job 7815:
## calculator
module calculator(
	input newkey,
	input [4:0] keycode,
	input clk,
	input rst,
	output reg [19:0] x,
	output reg led							 
	);
clock: 6.12 ns
lec_check: 0
cap_margin: 20
core_margin: 2
core_utilization: 72
cts_cluster_diameter: 181
place_density_lb_addon: 0.01
slew_margin: 20
tns_end_percent: 5
run.sh (not shown) runs the stock make flow with config.mk's settings and CLKGATE_MAP_FILE=.
Job 7815: all stages done; final checks FAILED (negative setup slack).
For job 5849, these inputs were changed with respect to job 7815:
- TNS_END_PERCENT changed from 5 to 40
- CTS_CLUSTER_DIAMETER changed from 181 to 29
- SETUP_SLACK_MARGIN newly set to 0.99
- the clock period (ns, I/O delays scaled along) changed from 6.12 to 6.72
## What came out
- From the logs: job 5849 reached the end of the flow and failed the layout checks with negative setup slack.
- In the route summary, job 5849 ends up with a via count below that of job 7815.
- Higher area growth from synthesis to layout goes to job 7815 over job 5849.
- Max depth of the worst hold-timing path across job 5849 and job 7815: job 5849
- On final count of negative-setup-slack endpoints: between job 5849 and job 7815, it ends up higher for job 7815.
- Pin slew with the least headroom to its limit (lower): job 5849
- Going from job 7815 to job 5849, total placed instance area shrinks by 910 um2.
- Delta (job 5849 minus job 7815): sequential power now sits lower; number of global-route vias before repair has decreased.
### job 5849 -> job 8343
- TNS_END_PERCENT removed (was 40)
- SETUP_SLACK_MARGIN removed (was 0.99)
- PLACE_DENSITY_LB_ADDON removed (was 0.01)
- CTS_CLUSTER_DIAMETER removed (was 29)
- CORE_UTILIZATION changed from 72 to 65
- the clock period (ns, I/O delays scaled along) changed from 6.72 to 8.22
==> comparison <==
In summary, job 8343 completed successfully, with a layout that passed the timing, design-rule and antenna checks.
Looking at final-layout worst hold slack, job 8343 sits 0.14 ns above job 5849.
Row area of the die: job 8343 higher / job 5849 lower
Relative to job 5849, pin slew with the least headroom to its limit has gone up in job 8343.
Cmp job 8343 vs job 5849: final setup violation count lower in job 8343

* * *

Starting RTL as in the previous note.
make LEC_CHECK=0 CAP_MARGIN=20 CORE_MARGIN=2 CORE_UTILIZATION=72 CTS_CLUSTER_SIZE=100 PLACE_DENSITY_LB_ADDON=0.0 SETUP_SLACK_MARGIN=0.37 SLEW_MARGIN=20 TNS_END_PERCENT=5 finish   # period 5.61 ns
The first run ran to the end with violations: negative setup slack.
Edit:
Settings changed: CORE_UTILIZATION 72 to 59, CTS_CLUSTER_SIZE 100 to not set, PLACE_DENSITY_LB_ADDON 0.0 to not set, SETUP_SLACK_MARGIN 0.37 to not set, TNS_END_PERCENT 5 to not set.
Clock period 5.61 ns to 7.87 ns, I/O delays scaled along.
Now the flow produced a clean layout.
Cell area shrinks by 10%.
Critical path depth shrinks by 2.
Clock power shrinks by 32%.
Worst setup slack is better by 1.8 ns.
Final cell count shrinks by 5.8%.
Global-route usage shrinks by 9.4 points.
Fmax shrinks by 6.8%.
Clock skew grows by 0.0048 ns.
Power shrinks by 38%.
Wire length shrinks by 8.7%.
Non-clock buffer count shrinks by 224.

* * *

the previous run:
calculator again, from the RTL that the note above started with.
Design calculator, start of the top module:
module calculator(
	input newkey,
	input [4:0] keycode,
	input clk,
	input rst,
	output reg [19:0] x,
	output reg led							 
	);
make LEC_CHECK=0 CAP_MARGIN=20 CORE_MARGIN=2 CORE_UTILIZATION=72 CTS_CLUSTER_DIAMETER=40 PLACE_DENSITY_LB_ADDON=0.01 SLEW_MARGIN=20 TNS_END_PERCENT=5 finish   # period 6.5 ns
Although the previous run finished all stages, its layout failed final checks on negative setup slack.
Inputs modified between the previous run and the current run:
Settings: clearing TNS_END_PERCENT, which used to be 5; clearing CTS_CLUSTER_DIAMETER, which used to be 40; swapping 72 for 40 in CORE_UTILIZATION; clearing PLACE_DENSITY_LB_ADDON, which used to be 0.01; swapping 6.5 for 10.6 in the clock period (ns, I/O delays scaled along).
The current run went all the way through synthesis, placement and routing and the layout is clean on timing, DRC and antenna. The previous run -> the current run: later-pin clock latency in the skew report flat. The current run vs the previous run: area of the placeable core up by more than half. Total global routing track utilization for the current run: 20 points down relative to the previous run. Taking the previous run as the reference point, the critical path depth in cells of the current run falls by about 4.3%. Max power across the previous run and the current run: the previous run. [compare] base=the previous run new=the current run: total number of vias fell by 1594, number of buffer and inverter instances along the worst setup path now sits lower.
Power figures rest on the tool's default switching activity, not on a simulated workload.
